`run.sh`:
```
#!/bin/bash
# the make line also repeats each setting of config.mk as NAME=value (left out here)
make -C /OpenROAD-flow-scripts/flow DESIGN_CONFIG=/design/flow/config.mk WORK_HOME=/design/flow/orfs CLKGATE_MAP_FILE= finish
```
`config.mk`:
```
export PLATFORM = sky130hd
export DESIGN_NAME = cordic_dds
export DESIGN_NICKNAME = cordic_dds
export VERILOG_FILES = /design/flow/design.v
export SDC_FILE = /design/flow/constraint.sdc
export NUM_CORES = 4
export LEC_CHECK = 0
export CAP_MARGIN = 20
export CORE_MARGIN = 2
export CORE_UTILIZATION = 70
export CTS_CLUSTER_DIAMETER = 225
export CTS_CLUSTER_SIZE = 37
export SLEW_MARGIN = 20
```
`constraint.sdc`:
```
create_clock -name core_clock -period 3.01 [get_ports {clk}]
set_input_delay 0.6020 -clock core_clock [delete_from_list [all_inputs] [get_ports {clk}]]
set_output_delay 0.6020 -clock core_clock [all_outputs]
set_load 0.01 [all_outputs]
```
`design.v`:
```
`timescale 1ns / 1ps
module cordic_sin_cos#(
 parameter OUT_WIDTH = 16,
 parameter OUT_REGISTER_EN = 1,
 parameter K = 16'h4DBA
)(
 input                       clk,
 input                       rst_n,
 input  [19:0]               angle,
 output [OUT_WIDTH-1:0]      cos_o,
 output [OUT_WIDTH-1:0]      sin_o
    );
    localparam OUT_WIDTH_EXP = 4;
    localparam K_EXP = {K,{OUT_WIDTH_EXP{1'b0}}};
    localparam ITERATION_NUM = OUT_WIDTH;
    localparam [16*21-1:0] actan_table =  { 21'h20000,21'h12E40,21'h09FB4,21'h05111,
                                            21'h028B1,21'h0145D,21'h00A2F,21'h00518,
                                            21'h0028C,21'h00146,21'h000A3,21'h00051,
                                            21'h00029,21'h00014,21'h0000A,21'h00005};
    reg  signed [OUT_WIDTH+OUT_WIDTH_EXP:0]   real_x[0:ITERATION_NUM];
    reg  signed [OUT_WIDTH+OUT_WIDTH_EXP:0]   imag_y[0:ITERATION_NUM];
    reg  signed [20:0]                        angl_z[0:ITERATION_NUM];
    wire        [1:0]                         quadrant;
    reg  signed [OUT_WIDTH+OUT_WIDTH_EXP:0]   init_x;
    reg  signed [OUT_WIDTH+OUT_WIDTH_EXP:0]   init_y;
    reg  signed [20:0]                        init_z;
    assign quadrant = angle[19:18];
    always @(quadrant,angle) begin
        case (quadrant)
            2'b00:begin
                init_x = K_EXP;
                init_y = 0;
                init_z = {1'b0,angle};
            end
            2'b01:begin
                init_x = -K_EXP;
                init_y = 0;
                init_z = {3'b111,angle[17:0]};
            end
            2'b10: begin
                init_x = -K_EXP;
                init_y = 0;
                init_z = {3'b000,angle[17:0]};
            end
            2'b11:begin
                init_x = K_EXP;
                init_y = 0;
                init_z = {1'b1,angle};
            end
            default:begin
                init_x = 0;
                init_y = 0;
                init_z = 0;
            end
        endcase
    end
    always@(posedge clk or negedge rst_n)  
    begin
        if(rst_n == 1'b0)begin
            real_x[0] <= 'h0;
            imag_y[0] <= 'h0;
            angl_z[0] <= 'h0;
        end else begin
            real_x[0] <= init_x;
            imag_y[0] <= init_y;
            angl_z[0] <= init_z;
        end
    end
    genvar i;
    generate
        for (i = 1 ; i <= ITERATION_NUM; i= i + 1)
        begin: iter
                always@(posedge clk or negedge rst_n)  
                    begin
                        if(rst_n == 1'b0)begin
                            real_x[i] <= 'h0;
                            imag_y[i] <= 'h0;
                            angl_z[i] <= 'h0;
                        end else if(angl_z[i-1][20]==1'b1)begin  
                            real_x[i] <= real_x[i-1] + ( imag_y[i-1]>>>(i-1) );
                            imag_y[i] <= imag_y[i-1] - ( real_x[i-1]>>>(i-1) );
                            angl_z[i] <= angl_z[i-1] + $signed(actan_table[(21*(16-i+1)-1)-:21]);
                        end else begin
                            real_x[i] <= real_x[i-1] - ( imag_y[i-1]>>>(i-1) );
                            imag_y[i] <= imag_y[i-1] + ( real_x[i-1]>>>(i-1) );
                            angl_z[i] <= angl_z[i-1] - $signed(actan_table[(21*(16-i+1)-1)-:21]);
                        end
                    end
        end
    endgenerate
    wire [OUT_WIDTH:0]   real_x_cut;
    wire [OUT_WIDTH:0]   imag_y_cut;
    reg  [OUT_WIDTH-1:0] cos_over_pro;
    reg  [OUT_WIDTH-1:0] sin_over_pro;
    assign real_x_cut = real_x[ITERATION_NUM][OUT_WIDTH+OUT_WIDTH_EXP:OUT_WIDTH_EXP];
    assign imag_y_cut = imag_y[ITERATION_NUM][OUT_WIDTH+OUT_WIDTH_EXP:OUT_WIDTH_EXP];
    always@(*)begin
            case(real_x_cut[OUT_WIDTH:OUT_WIDTH-1])
                2'b00:cos_over_pro = real_x_cut[OUT_WIDTH-1:0];
                2'b01:cos_over_pro = {1'b0,{(OUT_WIDTH-1){1'b1}}};
                2'b10:cos_over_pro = {1'b1,{(OUT_WIDTH-2){1'b0}},1'b1};
                2'b11:cos_over_pro = real_x_cut[OUT_WIDTH-1:0];
                default:cos_over_pro = real_x_cut[OUT_WIDTH-1:0];
            endcase
    end
    always@(*)begin
            case(imag_y_cut[OUT_WIDTH:OUT_WIDTH-1])
                2'b00:sin_over_pro = imag_y_cut[OUT_WIDTH-1:0];
                2'b01:sin_over_pro = {1'b0,{(OUT_WIDTH-1){1'b1}}};
                2'b10:sin_over_pro = {1'b1,{(OUT_WIDTH-2){1'b0}},1'b1};
                2'b11:sin_over_pro = imag_y_cut[OUT_WIDTH-1:0];
                default:sin_over_pro = imag_y_cut[OUT_WIDTH-1:0];
            endcase
    end
    generate if (OUT_REGISTER_EN == 1'b1) begin:reg_out
        reg [OUT_WIDTH-1:0] cos_r;
        reg [OUT_WIDTH-1:0] sin_r;
        always@(posedge clk or negedge rst_n) begin
            if(rst_n == 1'b0)begin
                cos_r <= 'h0;
                sin_r <= 'h0;
            end else begin
                cos_r <= cos_over_pro;
                sin_r <= sin_over_pro;
            end
        end
        assign cos_o = cos_r;
        assign sin_o = sin_r;
    end else begin:no_reg_out
        assign cos_o = cos_over_pro;
        assign sin_o = sin_over_pro;
    end
    endgenerate
endmodule
`timescale 1ns / 1ps
module cordic_dds #(
 parameter OUT_WIDTH = 16,
 parameter OUT_REGISTER_EN = 1,
 parameter FREQ_WORD_INIITIAL = 32'h6D3A06,  
 parameter PHASE_WORD_INIITIAL = 0,
 parameter K = 16'h4DBA
)(
 input                      clk,
 input                      rst_n,
 input                      cfg_vld,
 input      [31:0]          cfg_freq_word,
 input      [31:0]          cfg_phase_word,
 output reg                 sig_vld_o,
 output     [OUT_WIDTH-1:0] sin_o,
 output     [OUT_WIDTH-1:0] cos_o
    );
 localparam PRO_DELAY = OUT_WIDTH + OUT_REGISTER_EN;
 reg [31:0] phase_accum;  
 reg [31:0] add_freq_wd;
 reg [4:0]  pro_cnt;
 always@(posedge clk or negedge rst_n)  
 begin
     if(rst_n == 1'b0)begin
         phase_accum <= PHASE_WORD_INIITIAL;
         add_freq_wd <= FREQ_WORD_INIITIAL;
     end else if(cfg_vld == 1'b1)begin 
         phase_accum <= cfg_phase_word;
         add_freq_wd <= cfg_freq_word;
     end else begin
         phase_accum <=  phase_accum + add_freq_wd;
     end
 end
 always@(posedge clk or negedge rst_n)  
 begin
     if(rst_n == 1'b0)begin
         pro_cnt <= 'h0;
         sig_vld_o <= 1'b0;
     end else if(pro_cnt == PRO_DELAY) begin
         pro_cnt <=  pro_cnt;
         sig_vld_o <= 1'b1;
     end else begin
         pro_cnt <=  pro_cnt + 1'b1;
         sig_vld_o <= 1'b0;
     end
 end
 cordic_sin_cos #(
 .OUT_WIDTH (OUT_WIDTH),
 .OUT_REGISTER_EN(OUT_REGISTER_EN),
 .K(K)
 )cordic_sin_cos_inst(
 .clk    (clk),
 .rst_n  (rst_n),
 .angle  (phase_accum[31:12]),
 .cos_o  (cos_o),
 .sin_o  (sin_o)
  );
endmodule
```
==> results of run 1 <==
[per-layer routing]
layer,track usage (%),overflow
met1,74.96,3
met2,94.50,189
met3,59.82,17
met4,78.29,170
met5,30.83,0
[stage by stage]
| stage | utilization (%) | worst slack (ns) | instances |
|---|---|---|---|
| 4_1_cts | 89.23 | -0.3436 | 11120 |
| 3_5_place_dp | 83.67 | -0.7080 | 10850 |
| 3_3_place_gp | 83.67 | -0.5238 | 10850 |
| 2_1_floorplan | - | -0.2977 | 8052 |
[repair_timing]
action / in CTS
setup endpoints to repair: 290
hold buffers: 1
resized: 793
pin swaps: 545
gates cloned: 1
setup buffers: 236
endpoints found under the hold margin: 11
==> Implementation_results.wiki, run 1 <==
== Metrics ==
{| class="wikitable"
! Metric !! Value
|-
| Yosys Instances || 8052
|-
| # IOs || 100
|-
| Number of synthesized flops with an enable pin || 0
|-
| Area share of the largest cell type after synthesis || 34.27%
|-
| Mean post-synth cell area || 9.340 um2
|-
| Clock tree buffer depth || 3
|-
| H-tree depth || 2
|-
| Number of distinct library cell variants in the gate-level netlist after synthesis || 89
|-
| Asr flop ratio synth || 100.0%
|-
| Area fraction in full adders, half adders and majority gates || 17.29%
|-
| CTS Buf Count || 34
|-
| Total standard cell area after synthesis || 75210 um2
|-
| Outcome || stopped before the end
|-
| Complex Gates by Area || 18.30%
|-
| Flip-flop and latch count after synthesis || 1041
|-
| Total global routing track utilization || 76.39%
|-
| Yosys stat area || 75210 um2
|-
| Error that stopped the run || [ERROR GRT-0232] Routing congestion too high. Check the congestion heatmap in the GUI.
|-
| Largest combinational cell category by area || AND-OR/OR-AND gates
|-
| Total global routing overflow || 379
|-
| Exit stage || 5_1_grt
|-
| Placer congestion estimate || 0.9662
|-
| Mux area share || 1.981%
|-
| Synth top cell by count || dfrtp_1
|-
| Post-synthesis cell type with the largest combined area || dfrtp_1
|-
| Die width || 331.8 um
|-
| Port bufs || 99
|-
| List of most frequent post-synthesis cells || 1030 x dfrtp_1, 975 x ha_1, 797 x a21oi_1
|-
| Post-synth seq share || 34.66%
|-
| Warnings, synthesis || 5
|-
| Post-synthesis share of cell area spent on and, or, nand and nor gates || 13.02%
|-
| Mapped Cells || 8052
|-
| Placed Area || 89320 um2
|-
| Number of core rows || 120
|-
| Core Footprint || 106800 um2
|-
| Net count of the mapped netlist || 9134
|-
| Post-synth top flop || dfrtp_1
|-
| Height of the die || 331.8 um
|-
| Floorplan Utilization || 70.45%
|-
| XOR-XNOR Cells, Area Fraction || 11.84%
|-
| Overall chip area || 110100 um2
|-
| Cell chosen for the clock root || clkbuf_16
|-
| Number of sinks handled by clock tree synthesis || 1041
|-
| Post-DP HPWL || 161400 um
|-
| Synth top area cells || dfrtp_1 34%, ha_1 16%, xnor2_1 8.0%
|}
==> run 2, diff against run 1 <==
CORE_UTILIZATION = 72   (was 70)
CTS_CLUSTER_DIAMETER = not set   (was 225)
CTS_CLUSTER_SIZE = not set   (was 37)
SETUP_SLACK_MARGIN = 1.07   (was not set)
clock period = 3.62 ns   (was 3.01 ns; I/O delays follow)
==> run 2 against run 1 <==
The flow again stops in 5_1_grt. Synthesized cell count did not move. Die area fell by 2.7%. Synthesized area did not move.
==> Implementation_results.wiki, run 2 <==
== Metrics ==
{| class="wikitable"
! Metric !! Value
|-
| Net count of the mapped netlist || 9134 (unchanged)
|-
| Post-DP HPWL || 149600 um (-7.3%)
|-
| Synth top area cells || dfrtp_1 34%, ha_1 16%, xnor2_1 8.0%
|-
| Synth top cell by count || dfrtp_1
|-
| CTS Buf Count || 108 (+220%)
|-
| Post-place setup slack || 0.04037 ns (+0.7483 ns)
|-
| Mean post-synth cell area || 9.340 um2 (unchanged)
|-
| Number of distinct library cell variants in the gate-level netlist after synthesis || 89 (unchanged)
|-
| Flip-flop and latch count after synthesis || 1041 (unchanged)
|-
| Number of sinks handled by clock tree synthesis || 1041 (unchanged)
|-
| List of most frequent post-synthesis cells || 1030 x dfrtp_1, 975 x ha_1, 797 x a21oi_1
|-
| Number of core rows || 118 (-1.7%)
|-
| Yosys Instances || 8052 (unchanged)
|-
| Mapped Cells || 8052 (unchanged)
|-
| Floorplan Utilization || 72.66% (+2.2 points)
|-
| Yosys stat area || 75210 um2 (unchanged)
|-
| Largest combinational cell category by area || AND-OR/OR-AND gates
|-
| Post-synth top flop || dfrtp_1
|-
| XOR-XNOR Cells, Area Fraction || 11.84% (unchanged)
|-
| H-tree depth || 3 (+1)
|-
| Height of the die || 327.2 um (-1.4%)
|-
| Total standard cell area after synthesis || 75210 um2 (unchanged)
|-
| Overall chip area || 107100 um2 (-2.7%)
|-
| Exit stage || 5_1_grt
|-
| Core Footprint || 103500 um2 (-3.0%)
|-
| Clock tree buffer depth || 3 (unchanged)
|-
| # IOs || 100 (unchanged)
|-
| Port bufs || 99 (unchanged)
|-
| Post-synthesis share of cell area spent on and, or, nand and nor gates || 13.02% (unchanged)
|-
| Post-synth seq share || 34.66% (unchanged)
|-
| Cell chosen for the clock root || clkbuf_16
|-
| Placer congestion estimate || 0.9868 (+2.1%)
|-
| Complex Gates by Area || 18.30% (unchanged)
|-
| Outcome || stopped before the end
|-
| Area fraction in full adders, half adders and majority gates || 17.29% (unchanged)
|-
| Number of synthesized flops with an enable pin || 0 (unchanged)
|-
| Post-placement cell count || 9533 (-12%)
|-
| Area share of the largest cell type after synthesis || 34.27% (unchanged)
|-
| Mux area share || 1.981% (unchanged)
|-
| Warnings, synthesis || 5 (unchanged)
|-
| Post-synthesis cell type with the largest combined area || dfrtp_1
|-
| Asr flop ratio synth || 100.0% (unchanged)
|-
| Die width || 327.2 um (-1.4%)
|}
## run 2: stage by stage
stage	utilization (%)	cell area (um2)
after floorplan	-	78670
after global placement	78.93	81690
after detailed placement	78.93	81690
after CTS	85.91	88920
## run 2: what timing repair did
item,CTS
hold buffers,1
gates cloned,1
setup endpoints to repair,541
pin swaps,242
hold endpoints to repair,46
gates resized,301
setup buffers,255
==> run 3, diff against run 2 <==
CELL_PAD_IN_SITES_GLOBAL_PLACEMENT = 0   (was not set)
CORE_UTILIZATION = 70   (was 72)
CTS_CLUSTER_DIAMETER = 228   (was not set)
GPL_TIMING_DRIVEN = 1   (was not set)
SETUP_SLACK_MARGIN = not set   (was 1.07)
SLEW_MARGIN = 5   (was 20)
TNS_END_PERCENT = 90   (was not set)
clock period = 3.04 ns   (was 3.62 ns; I/O delays follow)
==> run 3 against run 2 <==
The run again fails in 5_1_grt. Synthesized cell count is the same. Die area grew 2.8%. Synthesized area did not move.
==> Implementation_results.wiki, run 3 <==
== Metrics ==
{| class="wikitable"
! Metric !! Value
|-
| Clock tree buffer depth || 3 (unchanged)
|-
| Flip-flop and latch count after synthesis || 1041 (unchanged)
|-
| Number of synthesized flops with an enable pin || 0 (unchanged)
|-
| Number of sinks handled by clock tree synthesis || 1041 (unchanged)
|-
| Error that stopped the run || [ERROR DPL-0038] Utilization greater than 100%, impossible to legalize
|-
| Asr flop ratio synth || 100.0% (unchanged)
|-
| Outcome || stopped before the end
|-
| List of most frequent post-synthesis cells || 1030 x dfrtp_1, 975 x ha_1, 797 x a21oi_1
|-
| Area share of the largest cell type after synthesis || 34.27% (unchanged)
|-
| Port bufs || 99 (unchanged)
|-
| Total standard cell area after synthesis || 75210 um2 (unchanged)
|-
| Post-place setup slack || -0.4417 ns (-0.4820 ns)
|-
| Post-synth seq share || 34.66% (unchanged)
|-
| Synth top cell by count || dfrtp_1
|-
| Synth top area cells || dfrtp_1 34%, ha_1 16%, xnor2_1 8.0%
|-
| Warnings, synthesis || 5 (unchanged)
|-
| XOR-XNOR Cells, Area Fraction || 11.84% (unchanged)
|-
| Post-DP HPWL || 163700 um (+9.4%)
|-
| Post-synthesis share of cell area spent on and, or, nand and nor gates || 13.02% (unchanged)
|-
| Number of core rows || 120 (+1.7%)
|-
| Area fraction in full adders, half adders and majority gates || 17.29% (unchanged)
|-
| Mux area share || 1.981% (unchanged)
|-
| Height of the die || 331.8 um (+1.4%)
|-
| CTS Buf Count || 112 (+3.7%)
|-
| Cell chosen for the clock root || clkbuf_16
|-
| Post-synth top flop || dfrtp_1
|-
| Mean post-synth cell area || 9.340 um2 (unchanged)
|-
| Yosys Instances || 8052 (unchanged)
|-
| Exit stage || 5_1_grt
|-
| Post-placement cell count || 10800 (+13%)
|-
| Die width || 331.8 um (+1.4%)
|-
| Floorplan Utilization || 70.45% (-2.2 points)
|-
| Placed Area || 88840 um2 (+8.8%)
|-
| Largest combinational cell category by area || AND-OR/OR-AND gates
|-
| Mapped Cells || 8052 (unchanged)
|-
| Post-synthesis cell type with the largest combined area || dfrtp_1
|-
| H-tree depth || 3 (unchanged)
|-
| Core Footprint || 106800 um2 (+3.1%)
|-
| Net count of the mapped netlist || 9134 (unchanged)
|-
| Yosys stat area || 75210 um2 (unchanged)
|-
| # IOs || 100 (unchanged)
|-
| Overall chip area || 110100 um2 (+2.8%)
|-
| Number of distinct library cell variants in the gate-level netlist after synthesis || 89 (unchanged)
|-
| Placer congestion estimate || 0.9605 (-2.7%)
|-
| Complex Gates by Area || 18.30% (unchanged)
|}
==> run 3: per-stage QoR <==
| step | hold WS (ns) | TNS [ns] |
|---|---|---|
| 2_1_floorplan | 0.3124 | -2.202 |
| 3_3_place_gp | 0.3314 | -17.67 |
| 3_5_place_dp | 0.3347 | -39.65 |
| 4_1_cts | 0.2784 | -11.33 |
==> run 3: what timing repair did <==
item	4_1_cts
hold buffers	1
gates resized	798
pin swaps	557
setup buffers	242
endpoints found under the hold margin	30
endpoints found under the setup margin	291
==> run 4, diff against run 3 <==
CELL_PAD_IN_SITES_GLOBAL_PLACEMENT = not set   (was 0)
CORE_UTILIZATION = 40   (was 70)
CTS_CLUSTER_DIAMETER = not set   (was 228)
GPL_TIMING_DRIVEN = not set   (was 1)
SLEW_MARGIN = 20   (was 5)
TNS_END_PERCENT = not set   (was 90)
clock period = 7.27 ns   (was 3.04 ns; I/O delays follow)
==> run 4 against run 3 <==
Now clean on timing, DRC and antenna. Synthesized cell count unchanged. Die area increased by 74%. Synthesized area unchanged.
==> Implementation_results.wiki, run 4 <==
=== Physical design figures ===
{| class="wikitable"
! Metric !! Value
|-
| WHS Endpoint || cordic_sin_cos_inst.angl_z[14][1]$_DFF_PN0_
|-
| Slowest CP cell || clkinv_1
|-
| Capture point of the worst path || cordic_sin_cos_inst.imag_y[14][20]$_DFF_PN0_
|-
| CTS Buf Count || 117 (+4.5%)
|-
| Count of cells along the worst register-to-register path || 11
|-
| Clock transition at path regs || 0.07 ns
|-
| Core Footprint || 187200 um2 (+75%)
|-
| Worst hold path startpoint || cordic_sin_cos_inst.angl_z[13][1]$_DFF_PN0_
|-
| Largest combinational cell category by area || AND-OR/OR-AND gates
|-
| Fmax || 0.2256 GHz
|-
| Post-DP HPWL || 145200 um (-11%)
|-
| Detailed-route wire length || 183100 um
|-
| RSZ-0062 raised after global routing || no
|-
| Hold/Removal Path Class || flop to flop
|-
| XOR-XNOR Cells, Area Fraction || 11.84% (unchanged)
|-
| Synth top cell by count || dfrtp_1
|-
| Placer congestion estimate || 0.9002 (-6.3%)
|-
| Fin Clk Skew || 0.08735 ns
|-
| Critical path fanouts, max || 24
|-
| Kind of critical path || flop to flop
|-
| Yosys stat area || 75210 um2 (unchanged)
|-
| Post-synth top flop || dfrtp_1
|-
| Area share of the largest cell type after synthesis || 34.27% (unchanged)
|-
| Total number of warnings across the stage logs || 95
|-
| Worst slew margin || 30.70%
|-
| Worst path required time || 7.85 ns
|-
| CP bufs+invs || 1
|-
| Crit path launch || cordic_sin_cos_inst.angl_z[13][20]$_DFF_PN0_
|-
| Number of standard cells in the layout, taps in and fillers out || 10770
|-
| Fin Setup TNS || 0 ns
|-
| Area fraction in full adders, half adders and majority gates || 17.29% (unchanged)
|-
| Maximum single-stage delay on the critical path || 0.85 ns
|-
| Count of unresolved DRC violations after routing || 0
|-
| Complex Gates by Area || 18.30% (unchanged)
|-
| Number of sinks handled by clock tree synthesis || 1041 (unchanged)
|-
| Warnings, synthesis || 5 (unchanged)
|-
| Cell chosen for the clock root || clkbuf_16
|-
| Port bufs || 99 (unchanged)
|-
| Type of origin of the critical path || flop
|-
| Die width || 437.6 um (+32%)
|-
| Number of resized instances in the post-cts repair step || 0 (-100%)
|-
| Drt wl/cell || 16.99 um
|-
| Crit-path cells || clkinv_1, nor2_1, a21oi_1, ha_1, a21o_1, a21oi_1, o21ai_0, a21oi_1, a21oi_1, or4_1, and3_1
|-
| Post-CTS Setup Inserts || 0 (-100%)
|-
| Worst Hold Path Cells || 0
|-
| # IOs || 100 (unchanged)
|-
| DR vias || 57920
|-
| Drt pass-1 iters || 6
|-
| Slew of the pin with the lowest slew margin || 1.032 ns
|-
| Mapped Cells || 8052 (unchanged)
|-
| Post-synthesis cell type with the largest combined area || dfrtp_1
|-
| Max-cap violations || 0
|-
| Antenna fix cells || 0
|-
| Synth top area cells || dfrtp_1 34%, ha_1 16%, xnor2_1 8.0%
|-
| DR iter-0 viols || 3382
|-
| Placed Area || 79150 um2 (-11%)
|-
| Outcome || timing/DRC/antenna clean
|-
| Overall chip area || 191500 um2 (+74%)
|-
| Number of gates on the worst path with buffers counted || 11
|-
| Area of all placed cells without fillers || 83220 um2
|-
| Crit path max-delay family || simple AND/OR/NAND/NOR gates
|-
| Synth-to-Final Area Change || 10.66%
|-
| Post-layout minimum cycle time || 4.433 ns
|-
| # setup viols final || 0
|-
| Clock tree buffer depth || 3 (unchanged)
|-
| Antenna viol nets, final || 0
|-
| Clock Latency Late Sink || 0.78 ns
|-
| Flip-flop and latch count after synthesis || 1041 (unchanged)
|-
| Net count of the mapped netlist || 9134 (unchanged)
|-
| Number of hold violations in the final report || 0
|-
| Most used cell, CP || a21oi_1
|-
| Number of distinct library cell variants in the gate-level netlist after synthesis || 89 (unchanged)
|-
| Post-placement cell count || 10560 (-2.2%)
|-
| Reg-to-Reg End || cordic_sin_cos_inst.imag_y[14][20]$_DFF_PN0_
|-
| Arrival @ worst endpoint || 5.01 ns
|-
| Total global routing track utilization || 18.91%
|-
| Startpoint of the worst register-to-register path || cordic_sin_cos_inst.angl_z[13][20]$_DFF_PN0_
|-
| Vias in the first global route || 57370
|-
| Post-detailed-route via-to-cell ratio || 5.375
|-
| List of most frequent post-synthesis cells || 1030 x dfrtp_1, 975 x ha_1, 797 x a21oi_1
|-
| Post-synth seq share || 34.66% (unchanged)
|-
| Count of pins over their slew limit || 0
|-
| Global-route wire length before repair || 297800 um
|-
| Final core utilization || 44.45%
|-
| Hold-fix buffers, CTS || 0 (-1)
|-
| Yosys Instances || 8052 (unchanged)
|-
| Asr flop ratio synth || 100.0% (unchanged)
|-
| Floorplan Utilization || 40.17% (-30 points)
|-
| Setup slack of the most critical reg-to-reg path || 2.84 ns
|-
| Total global routing overflow || 0
|-
| Post-synthesis share of cell area spent on and, or, nand and nor gates || 13.02% (unchanged)
|-
| Maximum number of pins on one net before global-route repair || 171
|-
| Mean post-synth cell area || 9.340 um2 (unchanged)
|-
| Tcrit/Tclk final || 60.98%
|-
| Critical path capture point type || flop
|-
| Height of the die || 437.6 um (+32%)
|-
| Number of antenna violations at the first check in global routing || 0
|-
| Fin nets || 9265
|-
| Number of synthesized flops with an enable pin || 0 (unchanged)
|-
| H-tree depth || 3 (unchanged)
|-
| CTS tree || yes
|-
| Number of core rows || 159 (+33%)
|-
| Mux area share || 1.981% (unchanged)
|-
| Total standard cell area after synthesis || 75210 um2 (unchanged)
|}
run 4: cell type report:
cell class                      count  area [um2]
Fill cell                       17940      104000
Multi-Input combinational cell   6430       46970
Sequential cell                  1041       26060
Clock buffer                      164        3386
Tap cell                         2495        3122
Inverter                          462        1734
Timing Repair Buffer              131        1281
Clock inverter                     51       668.1
run 4: layer usage:
metal	global-route usage [%]	vias to the layer above	wire (um)
met4	6.096	0	6086
met1	23.05	27720	79080
met5	0	-	0
met2	34.37	949	92090
met3	2.295	268	5854
li1	-	28980	-
run 4: through the flow:
step	worst slack [ns]	hold slack (ns)
floorplan	3.738	0.3312
detailed placement	2.827	0.3355
global placement	2.881	0.3337
CTS	2.837	0.2747
global route	2.402	0.2837
finish	2.837	0.2831
==> run 5, diff against run 4 <==
CORE_UTILIZATION = 72   (was 40)
CTS_CLUSTER_DIAMETER = 210   (was not set)
clock period = 3.15 ns   (was 7.27 ns; I/O delays follow)
==> run 5 against run 4 <==
The flow now stops in 5_1_grt. Die area is 44% lower. Synthesized cell count stayed put. Synthesized area stayed put.
==> Implementation_results.wiki, run 5 <==
== Metrics ==
{| class="wikitable"
! Metric !! Value
|-
| List of most frequent post-synthesis cells || 1030 x dfrtp_1, 975 x ha_1, 797 x a21oi_1
|-
| CTS Buf Count || 112 (-4.3%)
|-
| Port bufs || 99 (unchanged)
|-
| Floorplan Utilization || 72.66% (+32 points)
|-
| Overall chip area || 107100 um2 (-44%)
|-
| Post-synth top flop || dfrtp_1
|-
| Area fraction in full adders, half adders and majority gates || 17.29% (unchanged)
|-
| Mean post-synth cell area || 9.340 um2 (unchanged)
|-
| Height of the die || 327.2 um (-25%)
|-
| Number of synthesized flops with an enable pin || 0 (unchanged)
|-
| Placer congestion estimate || 0.9763 (+8.5%)
|-
| Cell chosen for the clock root || clkbuf_16
|-
| Warnings, synthesis || 5 (unchanged)
|-
| Asr flop ratio synth || 100.0% (unchanged)
|-
| Error that stopped the run || [ERROR GRT-0232] Routing congestion too high. Check the congestion heatmap in the GUI.
|-
| Mapped Cells || 8052 (unchanged)
|-
| Yosys stat area || 75210 um2 (unchanged)
|-
| Core Footprint || 103500 um2 (-45%)
|-
| Post-DP HPWL || 158500 um (+9.2%)
|-
| # IOs || 100 (unchanged)
|-
| Placed Area || 86180 um2 (+8.9%)
|-
| Largest combinational cell category by area || AND-OR/OR-AND gates
|-
| Total standard cell area after synthesis || 75210 um2 (unchanged)
|-
| Yosys Instances || 8052 (unchanged)
|-
| Post-synth seq share || 34.66% (unchanged)
|-
| Area share of the largest cell type after synthesis || 34.27% (unchanged)
|-
| Number of sinks handled by clock tree synthesis || 1041 (unchanged)
|-
| Total global routing overflow || 6624
|-
| Net count of the mapped netlist || 9134 (unchanged)
|-
| Synth top area cells || dfrtp_1 34%, ha_1 16%, xnor2_1 8.0%
|-
| Post-synthesis cell type with the largest combined area || dfrtp_1
|-
| Outcome || stopped before the end
|-
| Clock tree buffer depth || 3 (unchanged)
|-
| Number of core rows || 118 (-26%)
|-
| Exit stage || 5_1_grt
|-
| Flip-flop and latch count after synthesis || 1041 (unchanged)
|-
| Post-placement cell count || 10480 (-0.71%)
|-
| Post-synthesis share of cell area spent on and, or, nand and nor gates || 13.02% (unchanged)
|-
| Die width || 327.2 um (-25%)
|-
| Complex Gates by Area || 18.30% (unchanged)
|-
| Total global routing track utilization || 100.7%
|-
| Number of distinct library cell variants in the gate-level netlist after synthesis || 89 (unchanged)
|-
| Mux area share || 1.981% (unchanged)
|-
| Synth top cell by count || dfrtp_1
|-
| XOR-XNOR Cells, Area Fraction || 11.84% (unchanged)
|-
| H-tree depth || 3 (unchanged)
|}
-- run 5: through the flow --
step           hold slack [ns]  worst slack [ns]
3_3_place_gp            0.3317           -0.3671
3_5_place_dp            0.3347           -0.5107
4_1_cts                 0.3464           -0.3566
2_1_floorplan           0.3312           -0.1583
-- run 5: routing by layer --
layer,global-route usage [%],GRT overflow
met5,67.13,17
met4,114.0,1913
met3,85.70,185
met2,119.1,4389
met1,92.39,120
-- run 5: timing repair --
item | 4_1_cts
hold buffers | 1
setup buffers | 139
resized | 552
pin swaps | 286
cloned | 1
hold endpoints to repair | 39
setup endpoints to repair | 244
==> run 6, diff against run 5 <==
CELL_PAD_IN_SITES_GLOBAL_PLACEMENT = 3   (was not set)
CORE_ASPECT_RATIO = 0.51   (was not set)
CORE_UTILIZATION = 50   (was 72)
CTS_CLUSTER_DIAMETER = 195   (was 210)
GPL_ROUTABILITY_DRIVEN = 1   (was not set)
GPL_TIMING_DRIVEN = 1   (was not set)
HOLD_SLACK_MARGIN = 0.01   (was not set)
PLACE_DENSITY_LB_ADDON = 0.09   (was not set)
SLEW_MARGIN = 15   (was 20)
TNS_END_PERCENT = 90   (was not set)
clock period = 2.56 ns   (was 3.15 ns; I/O delays follow)
==> run 6 against run 5 <==
The run fails in 3_1_place_gp_skip_io. Synthesized area unchanged. Die area increased by 44%. Synthesized cell count unchanged.
==> Implementation_results.wiki, run 6 <==
== Metrics ==
{| class="wikitable"
! Metric !! Value
|-
| Post-synth seq share || 34.66% (unchanged)
|-
| List of most frequent post-synthesis cells || 1030 x dfrtp_1, 975 x ha_1, 797 x a21oi_1
|-
| Outcome || stopped before the end
|-
| Yosys stat area || 75210 um2 (unchanged)
|-
| Post-synthesis cell type with the largest combined area || dfrtp_1
|-
| Largest combinational cell category by area || AND-OR/OR-AND gates
|-
| Yosys Instances || 8052 (unchanged)
|-
| Error that stopped the run || [ERROR FLW-0024] Place density exceeds 1.0 (current PLACE_DENSITY_LB_ADDON =  0.09). Please check if the value of  PLACE_DENSITY_LB_ADDON is between 0 and 0.99.
|-
| Total standard cell area after synthesis || 75210 um2 (unchanged)
|-
| Asr flop ratio synth || 100.0% (unchanged)
|-
| Warnings, synthesis || 5 (unchanged)
|-
| Synth top cell by count || dfrtp_1
|-
| Die width || 547.1 um (+67%)
|-
| Exit stage || 3_1_place_gp_skip_io
|-
| Post-synth top flop || dfrtp_1
|-
| Synth top area cells || dfrtp_1 34%, ha_1 16%, xnor2_1 8.0%
|-
| Height of the die || 281.0 um (-14%)
|-
| Number of distinct library cell variants in the gate-level netlist after synthesis || 89 (unchanged)
|-
| Number of synthesized flops with an enable pin || 0 (unchanged)
|-
| Area share of the largest cell type after synthesis || 34.27% (unchanged)
|-
| Mean post-synth cell area || 9.340 um2 (unchanged)
|-
| Area fraction in full adders, half adders and majority gates || 17.29% (unchanged)
|-
| Complex Gates by Area || 18.30% (unchanged)
|-
| Flip-flop and latch count after synthesis || 1041 (unchanged)
|-
| Mux area share || 1.981% (unchanged)
|-
| Floorplan Utilization || 50.48% (-22 points)
|-
| Core Footprint || 149000 um2 (+44%)
|-
| Overall chip area || 153700 um2 (+44%)
|-
| Number of core rows || 101 (-14%)
|-
| Net count of the mapped netlist || 9134 (unchanged)
|-
| Mapped Cells || 8052 (unchanged)
|-
| XOR-XNOR Cells, Area Fraction || 11.84% (unchanged)
|-
| Post-synthesis share of cell area spent on and, or, nand and nor gates || 13.02% (unchanged)
|}
==> run 7, diff against run 6 <==
CELL_PAD_IN_SITES_GLOBAL_PLACEMENT = not set   (was 3)
CORE_ASPECT_RATIO = not set   (was 0.51)
CORE_UTILIZATION = 40   (was 50)
CTS_CLUSTER_DIAMETER = not set   (was 195)
GPL_ROUTABILITY_DRIVEN = not set   (was 1)
GPL_TIMING_DRIVEN = not set   (was 1)
HOLD_SLACK_MARGIN = not set   (was 0.01)
PLACE_DENSITY_LB_ADDON = not set   (was 0.09)
SLEW_MARGIN = 20   (was 15)
TNS_END_PERCENT = not set   (was 90)
clock period = 5.0 ns   (was 2.56 ns; I/O delays follow)
==> run 7 against run 6 <==
Now clean on timing, DRC and antenna. Synthesized area is the same. Die area grew 25%. Synthesized cell count is the same.
==> Implementation_results.wiki, run 7 <==
=== Physical design figures ===
{| class="wikitable"
! Metric !! Value
|-
| Outcome || timing/DRC/antenna clean
|-
| Largest combinational cell category by area || AND-OR/OR-AND gates
|-
| Post-synthesis cell type with the largest combined area || dfrtp_1
|-
| Hold-fix buffers, CTS || 0
|-
| Maximum number of pins on one net before global-route repair || 138
|-
| Slew of the pin with the lowest slew margin || 1.027 ns
|-
| Overall chip area || 191500 um2 (+25%)
|-
| Fill count || 17760
|-
| Detailed-route wire length || 185800 um
|-
| Startpoint of the worst register-to-register path || cordic_sin_cos_inst.imag_y[14][15]$_DFF_PN0_
|-
| Tcrit/Tclk final || 84.81%
|-
| Synth-to-Final Area Change || 11.45%
|-
| Asr flop ratio synth || 100.0% (unchanged)
|-
| Core Footprint || 187200 um2 (+26%)
|-
| DR vias || 58000
|-
| Post-synthesis share of cell area spent on and, or, nand and nor gates || 13.02% (unchanged)
|-
| Clock transition at path regs || 0.07 ns
|-
| Capture point of the worst path || cordic_sin_cos_inst.real_x[15][19]$_DFF_PN0_
|-
| # IOs || 100
|-
| Max-cap violations || 0
|-
| List of most frequent post-synthesis cells || 1030 x dfrtp_1, 975 x ha_1, 797 x a21oi_1
|-
| Count of unresolved DRC violations after routing || 0
|-
| Drt pass-1 iters || 5
|-
| DR iter-0 viols || 3482
|-
| Post-synth top flop || dfrtp_1
|-
| Fin Hold WS || 0.1629 ns
|-
| Arrival @ worst endpoint || 4.96 ns
|-
| Total global routing track utilization || 19.19%
|-
| Height of the die || 437.6 um (+56%)
|-
| Antenna viol nets, final || 0
|-
| Crit path max-delay family || AND-OR/OR-AND gates
|-
| Placer congestion estimate || 0.8862
|-
| Cell chosen for the clock root || clkbuf_16
|-
| Global-route wire length before repair || 302300 um
|-
| Mux area share || 1.981% (unchanged)
|-
| Reg-to-Reg End || cordic_sin_cos_inst.real_x[15][19]$_DFF_PN0_
|-
| RSZ-0062 raised after global routing || no
|-
| Mapped Cells || 8052 (unchanged)
|-
| Worst slew margin || 31.47%
|-
| Fin nets || 9292
|-
| Yosys Instances || 8052 (unchanged)
|-
| Die width || 437.6 um (-20%)
|-
| Complex Gates by Area || 18.30% (unchanged)
|-
| Synth top area cells || dfrtp_1 34%, ha_1 16%, xnor2_1 8.0%
|-
| CTS Buf Count || 119
|-
| Count of pins over their slew limit || 0
|-
| Total global routing overflow || 0
|-
| Slowest CP cell || nor3b_1
|-
| Total standard cell area after synthesis || 75210 um2 (unchanged)
|-
| Final core utilization || 44.77%
|-
| Clock Latency Late Sink || 0.79 ns
|-
| Crit-path cells || inv_1, ha_1, nor3b_1, nand2_1, ha_1, o21ai_0, ha_1, a21o_1, a21o_1, a21o_1, a21oi_1, a21oi_1, o311ai_0, nand2b_1, a21oi_1, xnor2_1
|-
| Total number of warnings across the stage logs || 99
|-
| CTS tree || yes
|-
| Count of cells along the worst register-to-register path || 16
|-
| Post-layout minimum cycle time || 4.240 ns
|-
| Net count of the mapped netlist || 9134 (unchanged)
|-
| Synth top cell by count || dfrtp_1
|-
| Number of core rows || 159 (+57%)
|-
| Critical path capture point type || flop
|-
| Number of distinct library cell variants in the gate-level netlist after synthesis || 89 (unchanged)
|-
| Warnings, synthesis || 5 (unchanged)
|-
| H-tree depth || 3
|-
| Vias in the first global route || 58060
|-
| Number of gates on the worst path with buffers counted || 16
|-
| Crit path launch || cordic_sin_cos_inst.imag_y[14][15]$_DFF_PN0_
|-
| Setup slack of the most critical reg-to-reg path || 0.76 ns
|-
| Area fraction in full adders, half adders and majority gates || 17.29% (unchanged)
|-
| Hold/Removal Path Class || input pin to asynchronous set/reset pin
|-
| Post-CTS Setup Inserts || 0
|-
| Critical path fanouts, max || 5
|-
| Drt wl/cell || 17.19 um
|-
| Port bufs || 99
|-
| # setup viols final || 0
|-
| Kind of critical path || flop to flop
|-
| Number of hold violations in the final report || 0
|-
| Maximum single-stage delay on the critical path || 0.55 ns
|-
| Post-synth seq share || 34.66% (unchanged)
|-
| Fmax || 0.2358 GHz
|-
| Fin Clk Skew || 0.09842 ns
|-
| Post-DP HPWL || 148000 um
|-
| XOR-XNOR Cells, Area Fraction || 11.84% (unchanged)
|-
| Yosys stat area || 75210 um2 (unchanged)
|-
| CP bufs+invs || 1
|-
| Fin Setup TNS || 0 ns
|-
| Type of origin of the critical path || flop
|-
| Clock tree buffer depth || 3
|-
| Mean post-synth cell area || 9.340 um2 (unchanged)
|-
| Number of synthesized flops with an enable pin || 0 (unchanged)
|-
| Worst path required time || 5.72 ns
|-
| Post-detailed-route via-to-cell ratio || 5.366
|-
| Number of sinks handled by clock tree synthesis || 1041
|-
| Flip-flop and latch count after synthesis || 1041 (unchanged)
|-
| Number of resized instances in the post-cts repair step || 0
|-
| Floorplan Utilization || 40.17% (-10 points)
|-
| Number of antenna violations at the first check in global routing || 0
|-
| Area share of the largest cell type after synthesis || 34.27% (unchanged)
|}
[run 7: stage by stage]
step	cells	setup WS, ns	area, um2
final	10810	0.7596	83820
after global routing	10810	0.3432	83820
after CTS	10810	0.7835	83820
after detailed placement	10580	0.8079	79400
after global placement	10580	0.8559	79400
after floorplan	8052	1.468	75210
[run 7: per-layer routing]
metal | wire length, um | vias up | track usage, %
met1 | 79780 | 27710 | 23.06
li1 | - | 29060 | -
met3 | 5522 | 290 | 2.231
met2 | 94270 | 942 | 35.31
met4 | 6209 | 0 | 6.329
met5 | 0 | - | 0
[run 7: area by class of cell]
type | count | area (um2) | share of cell area [%]
antenna | 1 | 2.502 | 0.002986
clock buffer | 148 | 3247 | 3.874
clock inverter | 76 | 1166 | 1.391
inverter | 462 | 1734 | 2.069
multi-input combinational | 6430 | 46950 | 56.02
sequential | 1041 | 26060 | 31.10
tap | 2495 | 3122 | 3.724
timing repair buffer | 156 | 1531 | 1.827
==> run 8, diff against run 7 <==
ABC_AREA = 0   (was not set)
CAP_MARGIN = 40   (was 20)
CELL_PAD_IN_SITES_DETAIL_PLACEMENT = 0   (was not set)
CORE_ASPECT_RATIO = 1.74   (was not set)
CORE_UTILIZATION = 37   (was 40)
GPL_ROUTABILITY_DRIVEN = 1   (was not set)
PLACE_DENSITY_LB_ADDON = 0.07   (was not set)
SETUP_SLACK_MARGIN = 0.41   (was not set)
SLEW_MARGIN = 5   (was 20)
TNS_END_PERCENT = 55   (was not set)
clock period = 3.26 ns   (was 5.0 ns; I/O delays follow)
==> run 8 against run 7 <==
Now fails the layout checks on setup timing. Critical path depth shrank 2. Cell count is 16% higher. Sequential cell count is the same. Die area rose by 8.1%. Synthesized area did not move. Design area increased by 26%. Sequential share of layout area is 6.3 points lower. Wire length up 32%. Clock-buffer cell count shrank 6. Setup slack got worse by 0.85 ns.
==> Implementation_results.wiki, run 8 <==
=== Physical design figures ===
{| class="wikitable"
! Metric !! Value
|-
| Crit path max-delay family || simple AND/OR/NAND/NOR gates
|-
| Worst path required time || 3.93 ns (-1.79 ns)
|-
| Height of the die || 598.7 um (+37%)
|-
| Cell chosen for the clock root || clkbuf_16
|-
| Fin Clk Skew || 0.06626 ns (-0.03215 ns)
|-
| Largest combinational cell category by area || AND-OR/OR-AND gates
|-
| Total standard cell area after synthesis || 75210 um2 (unchanged)
|-
| WHS Endpoint || cordic_sin_cos_inst.angl_z[1][10]$_DFF_PN0_
|-
| Clock transition at path regs || 0.07 ns (about the same)
|-
| Detailed-route wire length || 245800 um (+32%)
|-
| Vias in the first global route || 70000 (+21%)
|-
| Capture point of the worst path || cordic_sin_cos_inst.real_x[6][19]$_DFF_PN0_
|-
| List of most frequent post-synthesis cells || 1030 x dfrtp_1, 975 x ha_1, 797 x a21oi_1
|-
| Mux area share || 1.981% (unchanged)
|-
| CP bufs+invs || 0 (-1)
|-
| Worst Setup Slack, final || -0.09131 ns (-0.8509 ns)
|-
| Violated checks || setup timing
|-
| Synth top cell by count || dfrtp_1
|-
| Number of antenna violations at the first check in global routing || 3 (+3)
|-
| RSZ-0062 raised after global routing || yes
|-
| Warnings, synthesis || 5 (unchanged)
|-
| Flip-flop and latch count after synthesis || 1041 (unchanged)
|-
| Post-place setup slack || -0.4352 ns (-1.243 ns)
|-
| Post-synthesis share of cell area spent on and, or, nand and nor gates || 13.02% (unchanged)
|-
| Count of unresolved DRC violations after routing || 0 (unchanged)
|-
| Fmax || 0.2984 GHz (+27%)
|-
| Post-detailed-route via-to-cell ratio || 5.240 (-2.3%)
|-
| Synth-to-Final Area Change || 40.19%
|-
| Drt wl/cell || 19.61 um (+14%)
|-
| # IOs || 100 (unchanged)
|-
| Global-route wire length before repair || 374400 um (+24%)
|-
| Core Footprint || 202400 um2 (+8.1%)
|-
| DR iter-0 viols || 1954 (-44%)
|-
| Post-layout minimum cycle time || 3.351 ns (-0.8891 ns)
|-
| Maximum number of pins on one net before global-route repair || 99 (-28%)
|-
| Outcome || complete, but fails checks
|-
| Area fraction in full adders, half adders and majority gates || 17.29% (unchanged)
|-
| Area of all placed cells without fillers || 105400 um2 (+26%)
|-
| Kind of critical path || flop to flop
|-
| Arrival @ worst endpoint || 4.02 ns (-0.94 ns)
|-
| Placer congestion estimate || 0.9321 (+5.2%)
|-
| Fill count || 18510 (+4.2%)
|-
| DR vias || 65680 (+13%)
|-
| Tcrit/Tclk final || 102.8% (+18 points)
|-
| Number of gates on the worst path with buffers counted || 14 (-2)
|-
| Max-cap violations || 0 (unchanged)
|-
| Number of core rows || 218 (+37%)
|-
| Count of pins over their slew limit || 0 (unchanged)
|-
| Placed Area || 89360 um2 (+13%)
|-
| Mean post-synth cell area || 9.340 um2 (unchanged)
|-
| Port bufs || 99 (unchanged)
|-
| Post-synth top flop || dfrtp_1
|-
| XOR-XNOR Cells, Area Fraction || 11.84% (unchanged)
|-
| Yosys stat area || 75210 um2 (unchanged)
|-
| # setup viols final || 14 (+14)
|-
| Number of sinks handled by clock tree synthesis || 1041 (unchanged)
|-
| Count of cells along the worst register-to-register path || 14 (-2)
|-
| Net count of the mapped netlist || 9134 (unchanged)
|-
| Fin nets || 10870 (+17%)
|-
| Number of hold violations in the final report || 0 (unchanged)
|-
| Complex Gates by Area || 18.30% (unchanged)
|-
| Antenna viol nets, final || 0 (unchanged)
|-
| Hold/Removal Path Class || flop to flop
|-
| Slew of the pin with the lowest slew margin || 0.8113 ns (-0.2155 ns)
|-
| Overall chip area || 207000 um2 (+8.1%)
|-
| Asr flop ratio synth || 100.0% (unchanged)
|-
| Post-DP HPWL || 191800 um (+30%)
|-
| Reg-to-Reg End || cordic_sin_cos_inst.real_x[6][19]$_DFF_PN0_
|-
| Total global routing track utilization || 23.17% (+4.0 points)
|-
| H-tree depth || 3 (unchanged)
|-
| Post-synthesis cell type with the largest combined area || dfrtp_1
|-
| Startpoint of the worst register-to-register path || cordic_sin_cos_inst.imag_y[5][10]$_DFF_PN0_
|-
| Worst slew margin || 45.17% (+14 points)
|-
| CTS tree || yes
|-
| Die width || 345.8 um (-21%)
|-
| Area share of the largest cell type after synthesis || 34.27% (unchanged)
|-
| CTS Buf Count || 111 (-6.7%)
|-
| Yosys Instances || 8052 (unchanged)
|-
| Worst Hold Path Cells || 0
|-
| Number of synthesized flops with an enable pin || 0 (unchanged)
|-
| Crit-path cells || nor3_4, nand2_2, nor4b_4, nor2_1, xnor2_1, ha_1, a21oi_2, nor3b_2, o21a_1, o31ai_4, or4_4, a31o_4, a21oi_2, xnor2_1
|-
| Clock Latency Late Sink || 0.78 ns (about the same)
|-
| Number of distinct library cell variants in the gate-level netlist after synthesis || 89 (unchanged)
|-
| Post-synth seq share || 34.66% (unchanged)
|-
| Mapped Cells || 8052 (unchanged)
|-
| Worst hold path startpoint || cordic_sin_cos_inst.angl_z[0][10]$_DFF_PN0_
|-
| Drt pass-1 iters || 7 (+2)
|-
| Critical path fanouts, max || 3 (-2)
|-
| Setup slack of the most critical reg-to-reg path || -0.09 ns (-0.85 ns)
|-
| Synth top area cells || dfrtp_1 34%, ha_1 16%, xnor2_1 8.0%
|-
| Final core utilization || 52.09% (+7.3 points)
|-
| Total number of warnings across the stage logs || 90 (-9.1%)
|-
| Floorplan Utilization || 37.16% (-3.0 points)
|-
| Total global routing overflow || 0 (unchanged)
|-
| Clock tree buffer depth || 3 (unchanged)
|-
| Slowest CP cell || or4_4
|-
| Critical path capture point type || flop
|-
| Maximum single-stage delay on the critical path || 0.45 ns (-0.10 ns)
|-
| Type of origin of the critical path || flop
|-
| Crit path launch || cordic_sin_cos_inst.imag_y[5][10]$_DFF_PN0_
|}
[run 8: per-layer routing]
metal  vias to the layer above  global-route usage (%)  routed length [um]
li1                      32180                       -                   -
met1                     31830                   17.54               70370
met2                      1028                   51.04              149300
met3                       646                   2.107                4789
met4                         0                   17.28               21360
met5                         -                       0                   0
[run 8: metrics by stage]
stage	setup TNS [ns]	hold slack, ns	cells
4_1_cts	-1.105	0.3304	12360
2_1_floorplan	-0.04983	0.3312	8052
6_report	-0.6989	0.3435	12530
5_1_grt	-8.629	0.3469	12530
3_5_place_dp	-12.10	0.3347	11800
3_3_place_gp	-11.07	0.3324	11800
[run 8: what timing repair did]
| item | 4_1_cts | 5_1_grt |
|---|---|---|
| pin swaps | 688 | 562 |
| resized | 1081 | 605 |
| hold endpoints to repair | 12 | 0 |
| hold buffers | 1 | 0 |
| cloned | 7 | 1 |
| endpoints found under the setup margin | 415 | 423 |
| setup buffers | 342 | 167 |
[run 8: final cells by class]
class                   instances  area (um2)  share of cell area, %
clock inverters                68        1020                 0.9672
clock buffers                 142        3105                  2.946
repair buffers               1745       14760                  14.00
inverters                     462        1799                  1.707
well taps                    2640        3303                  3.133
flip-flops and latches       1041       26110                  24.76
multi-input cells            6430       55320                  52.48
diodes                          5       12.51                0.01187
==> run 9, diff against run 8 <==
ABC_AREA = 1   (was 0)
CAP_MARGIN = 20   (was 40)
CELL_PAD_IN_SITES_DETAIL_PLACEMENT = not set   (was 0)
CORE_ASPECT_RATIO = not set   (was 1.74)
CORE_UTILIZATION = 26   (was 37)
CTS_CLUSTER_SIZE = 18   (was not set)
GPL_ROUTABILITY_DRIVEN = not set   (was 1)
PLACE_DENSITY = 0.74   (was not set)
PLACE_DENSITY_LB_ADDON = not set   (was 0.07)
SETUP_SLACK_MARGIN = not set   (was 0.41)
SLEW_MARGIN = 40   (was 5)
TNS_END_PERCENT = not set   (was 55)
clock period = 5.0 ns   (was 3.26 ns; I/O delays follow)
==> run 9 against run 8 <==
The run now finishes clean. Non-clock buffer count down 1610. Utilization is 23 points lower. Critical path depth stayed put. Critical endpoint is now cordic_sin_cos_inst.real_x[11][18]$_DFF_PN0_.
==> Implementation_results.wiki, run 9 <==
=== Physical design figures ===
{| class="wikitable"
! Metric !! Value
|-
| Outcome || timing/DRC/antenna clean
|-
| Post-synthesis cell type with the largest combined area || dfrtp_1
|-
| Worst Setup Slack, final || 1.608 ns (+1.699 ns)
|-
| Area share of the largest cell type after synthesis || 30.14% (-4.1 points)
|-
| Vias in the first global route || 74870 (+7.0%)
|-
| Post-layout minimum cycle time || 3.392 ns (+0.04095 ns)
|-
| Number of core rows || 210 (-3.7%)
|-
| Fin Clk Skew || 0.05456 ns (-0.01170 ns)
|-
| Worst slew margin || 39.99% (-5.2 points)
|-
| Total global routing overflow || 0 (unchanged)
|-
| Number of sinks handled by clock tree synthesis || 1041 (unchanged)
|-
| Post-synth seq share || 30.48% (-4.2 points)
|-
| Post-CTS Setup Inserts || 0 (-100%)
|-
| Maximum number of pins on one net before global-route repair || 150 (+52%)
|-
| Clock transition at path regs || 0.07 ns (about the same)
|-
| Number of distinct library cell variants in the gate-level netlist after synthesis || 69 (-22%)
|-
| Crit path max-delay family || AND-OR/OR-AND gates
|-
| Post-detailed-route via-to-cell ratio || 4.713 (-10%)
|-
| Synth top cell by count || nand2_1
|-
| Slew of the pin with the lowest slew margin || 0.8907 ns (+0.07935 ns)
|-
| Crit path launch || cordic_sin_cos_inst.angl_z[10][20]$_DFF_PN0_
|-
| Core Footprint || 327400 um2 (+62%)
|-
| Total standard cell area after synthesis || 85510 um2 (+14%)
|-
| Type of origin of the critical path || flop
|-
| XOR-XNOR Cells, Area Fraction || 8.680% (-3.2 points)
|-
| Hold/Removal Path Class || input pin to asynchronous set/reset pin
|-
| List of most frequent post-synthesis cells || 3126 x nand2_1, 1374 x inv_1, 1177 x nor2_1
|-
| Yosys Instances || 11780 (+46%)
|-
| Clock Latency Late Sink || 0.77 ns (about the same)
|-
| Setup slack of the most critical reg-to-reg path || 1.61 ns (+1.70 ns)
|-
| Overall chip area || 333500 um2 (+61%)
|-
| Tcrit/Tclk final || 67.85% (-35 points)
|-
| Post-placement cell count || 16190 (+37%)
|-
| Asr flop ratio synth || 100.0% (unchanged)
|-
| Hold-fix buffers, CTS || 0 (-1)
|-
| Kind of critical path || flop to flop
|-
| CP bufs+invs || 3 (+3)
|-
| # setup viols final || 0 (-14)
|-
| Reg-to-Reg End || cordic_sin_cos_inst.real_x[11][18]$_DFF_PN0_
|-
| Fill count || 35270 (+91%)
|-
| Capture point of the worst path || cordic_sin_cos_inst.real_x[11][18]$_DFF_PN0_
|-
| CTS tree || yes
|-
| Die width || 577.5 um (+67%)
|-
| Synth-to-Final Area Change || 11.99%
|-
| Total global routing track utilization || 13.64% (-9.5 points)
|-
| Number of resized instances in the post-cts repair step || 0 (-100%)
|-
| Fin Hold WS || 0.1390 ns (-0.2045 ns)
|-
| Number of standard cells in the layout, taps in and fillers out || 16390 (+31%)
|-
| Warnings, synthesis || 5 (unchanged)
|-
| Number of antenna violations at the first check in global routing || 1 (-2)
|-
| Net count of the mapped netlist || 12870 (+41%)
|-
| Clock tree buffer depth || 3 (unchanged)
|-
| Critical path fanouts, max || 31 (+28)
|-
| Mapped Cells || 11780 (+46%)
|-
| Logic cell area || 53940 um2 (-2.5%)
|-
| Port bufs || 99 (unchanged)
|-
| Maximum single-stage delay on the critical path || 0.78 ns (+0.33 ns)
|-
| Floorplan Utilization || 26.12% (-11 points)
|-
| Drt pass-1 iters || 9 (+2)
|-
| Number of gates on the worst path with buffers counted || 14 (unchanged)
|-
| Antenna viol nets, final || 0 (unchanged)
|-
| Drt wl/cell || 14.13 um (-28%)
|-
| Count of unresolved DRC violations after routing || 0 (unchanged)
|-
| Post-synthesis share of cell area spent on and, or, nand and nor gates || 26.69% (+14 points)
|-
| Total number of warnings across the stage logs || 93 (+3.3%)
|-
| DR iter-0 viols || 5197 (+170%)
|-
| Critical path capture point type || flop
|-
| Height of the die || 577.5 um (-3.5%)
|-
| Post-synth top flop || dfrtp_1
|-
| Mean post-synth cell area || 7.257 um2 (-22%)
|-
| RSZ-0062 raised after global routing || no
|-
| Cell chosen for the clock root || clkbuf_16
|-
| Flip-flop and latch count after synthesis || 1041 (unchanged)
|-
| Slowest CP cell || dfrtp_1
|-
| Complex Gates by Area || 12.50% (-5.8 points)
|-
| Global-route wire length before repair || 378500 um (+1.1%)
|-
| Area fraction in full adders, half adders and majority gates || 15.20% (-2.1 points)
|-
| Fin Setup TNS || 0 ns (+0.6989 ns)
|-
| Count of pins over their slew limit || 0 (unchanged)
|-
| Fmax || 0.2948 GHz (-1.2%)
|-
| Number of hold violations in the final report || 0 (unchanged)
|-
| Startpoint of the worst register-to-register path || cordic_sin_cos_inst.angl_z[10][20]$_DFF_PN0_
|-
| Fin nets || 13040 (+20%)
|-
| Synth top area cells || dfrtp_1 30%, ha_1 14%, nand2_1 14%
|-
| CTS Buf Count || 107 (-3.6%)
|-
| Mux area share || 0% (-2.0 points)
|-
| Count of cells along the worst register-to-register path || 14 (unchanged)
|-
| Post-DP HPWL || 190500 um (-0.65%)
|-
| H-tree depth || 3 (unchanged)
|-
| Post-place setup slack || 1.600 ns (+2.035 ns)
|-
| Placer congestion estimate || 0.9628 (+3.3%)
|-
| Seq. cell area || 26070 um2 (-0.15%)
|-
| Worst path required time || 5.63 ns (+1.70 ns)
|-
| Arrival @ worst endpoint || 4.02 ns (about the same)
|-
| Max-cap violations || 0 (unchanged)
|-
| Number of synthesized flops with an enable pin || 0 (unchanged)
|-
| DR vias || 77260 (+18%)
|-
| Crit-path cells || inv_2, nand2_1, nand2_1, o21ai_1, inv_1, ha_1, nand2_1, inv_1, a21oi_1, nor2_1, a211oi_1, nand2_1, nand2_1, nand2_1
|-
| Most used cell, CP || nand2_1
|-
| # IOs || 100 (unchanged)
|-
| Detailed-route wire length || 231600 um (-5.8%)
|-
| Yosys stat area || 85510 um2 (+14%)
|-
| Largest combinational cell category by area || simple AND/OR/NAND/NOR gates
|}
## run 9: area by class of cell
cell class                 instances  area share (%)
clock inverter                    60          0.7853
multi-input combinational       9285           56.33
tap                             4346           5.679
antenna                            1        0.002613
timing repair buffer             135           1.475
sequential                      1041           27.22
clock buffer                     137           3.071
inverter                        1387           5.440
## run 9: metrics by stage
stage,area [um2],util (%)
final,95760,29.25
after global routing,95760,29.25
after CTS,95690,29.23
after detailed placement,92000,28.10
after global placement,91970,28.09
after floorplan,85510,-
## run 9: layer usage
metal | up-vias | part of all wire, % | global-route usage, %
li1 | 39000 | - | -
met1 | 35870 | 42 | 16.24
met2 | 1905 | 50 | 24.95
met3 | 482 | 4.0 | 1.407
met4 | 0 | 4.2 | 5.386
met5 | - | 0 | 0
==> run 10, diff against run 9 <==
CORE_ASPECT_RATIO = 0.89   (was not set)
CORE_UTILIZATION = 72   (was 26)
CTS_CLUSTER_DIAMETER = 196   (was not set)
CTS_CLUSTER_SIZE = 97   (was 18)
PLACE_DENSITY = 0.36   (was 0.74)
SETUP_SLACK_MARGIN = -0.1   (was not set)
SLEW_MARGIN = 20   (was 40)
TNS_END_PERCENT = 10   (was not set)
clock period = 1.77 ns   (was 5.0 ns; I/O delays follow)
==> run 10 against run 9 <==
The flow now stops in 4_1_cts. Die area down 64%. Synthesized area unchanged. Synthesized cell count unchanged.
==> Implementation_results.wiki, run 10 <==
== Metrics ==
{| class="wikitable"
! Metric !! Value
|-
| Outcome || stopped before the end
|-
| Exit stage || 4_1_cts
|-
| Error that stopped the run || [ERROR DPL-0038] Utilization greater than 100%, impossible to legalize
|-
| Synth top cell by count || nand2_1
|-
| Post-DP HPWL || 287800 um (+51%)
|-
| # IOs || 100 (unchanged)
|-
| Height of the die || 329.1 um (-43%)
|-
| Yosys Instances || 11780 (unchanged)
|-
| Largest combinational cell category by area || simple AND/OR/NAND/NOR gates
|-
| Port bufs || 99 (unchanged)
|-
| Warnings, synthesis || 5 (unchanged)
|-
| Post-synth top flop || dfrtp_1
|-
| Die width || 369.3 um (-36%)
|-
| Number of synthesized flops with an enable pin || 0 (unchanged)
|-
| Net count of the mapped netlist || 12870 (unchanged)
|-
| Overall chip area || 121500 um2 (-64%)
|-
| Area share of the largest cell type after synthesis || 30.14% (unchanged)
|-
| XOR-XNOR Cells, Area Fraction || 8.680% (unchanged)
|-
| Placer congestion estimate || 1.089 (+13%)
|-
| Number of distinct library cell variants in the gate-level netlist after synthesis || 69 (unchanged)
|-
| Flip-flop and latch count after synthesis || 1041 (unchanged)
|-
| Mux area share || 0% (unchanged)
|-
| Area fraction in full adders, half adders and majority gates || 15.20% (unchanged)
|-
| Post-synthesis cell type with the largest combined area || dfrtp_1
|-
| Post-placement cell count || 16420 (+1.4%)
|-
| Synth top area cells || dfrtp_1 30%, ha_1 14%, nand2_1 14%
|-
| Core Footprint || 118100 um2 (-64%)
|-
| Post-synth seq share || 30.48% (unchanged)
|-
| Total standard cell area after synthesis || 85510 um2 (unchanged)
|-
| Complex Gates by Area || 12.50% (unchanged)
|-
| Yosys stat area || 85510 um2 (unchanged)
|-
| Asr flop ratio synth || 100.0% (unchanged)
|-
| List of most frequent post-synthesis cells || 3126 x nand2_1, 1374 x inv_1, 1177 x nor2_1
|-
| Floorplan Utilization || 72.42% (+46 points)
|-
| Number of core rows || 119 (-43%)
|-
| Mapped Cells || 11780 (unchanged)
|-
| Post-synthesis share of cell area spent on and, or, nand and nor gates || 26.69% (unchanged)
|-
| Mean post-synth cell area || 7.257 um2 (unchanged)
|}
run 10: per-stage QoR:
step	worst slack, ns	instance area, um2	util [%]	hold slack, ns
after detailed placement	-1.424	112900	95.64	0.2561
after floorplan	-0.8137	87250	-	0.05841
after global placement	-0.9833	112900	95.64	0.2541
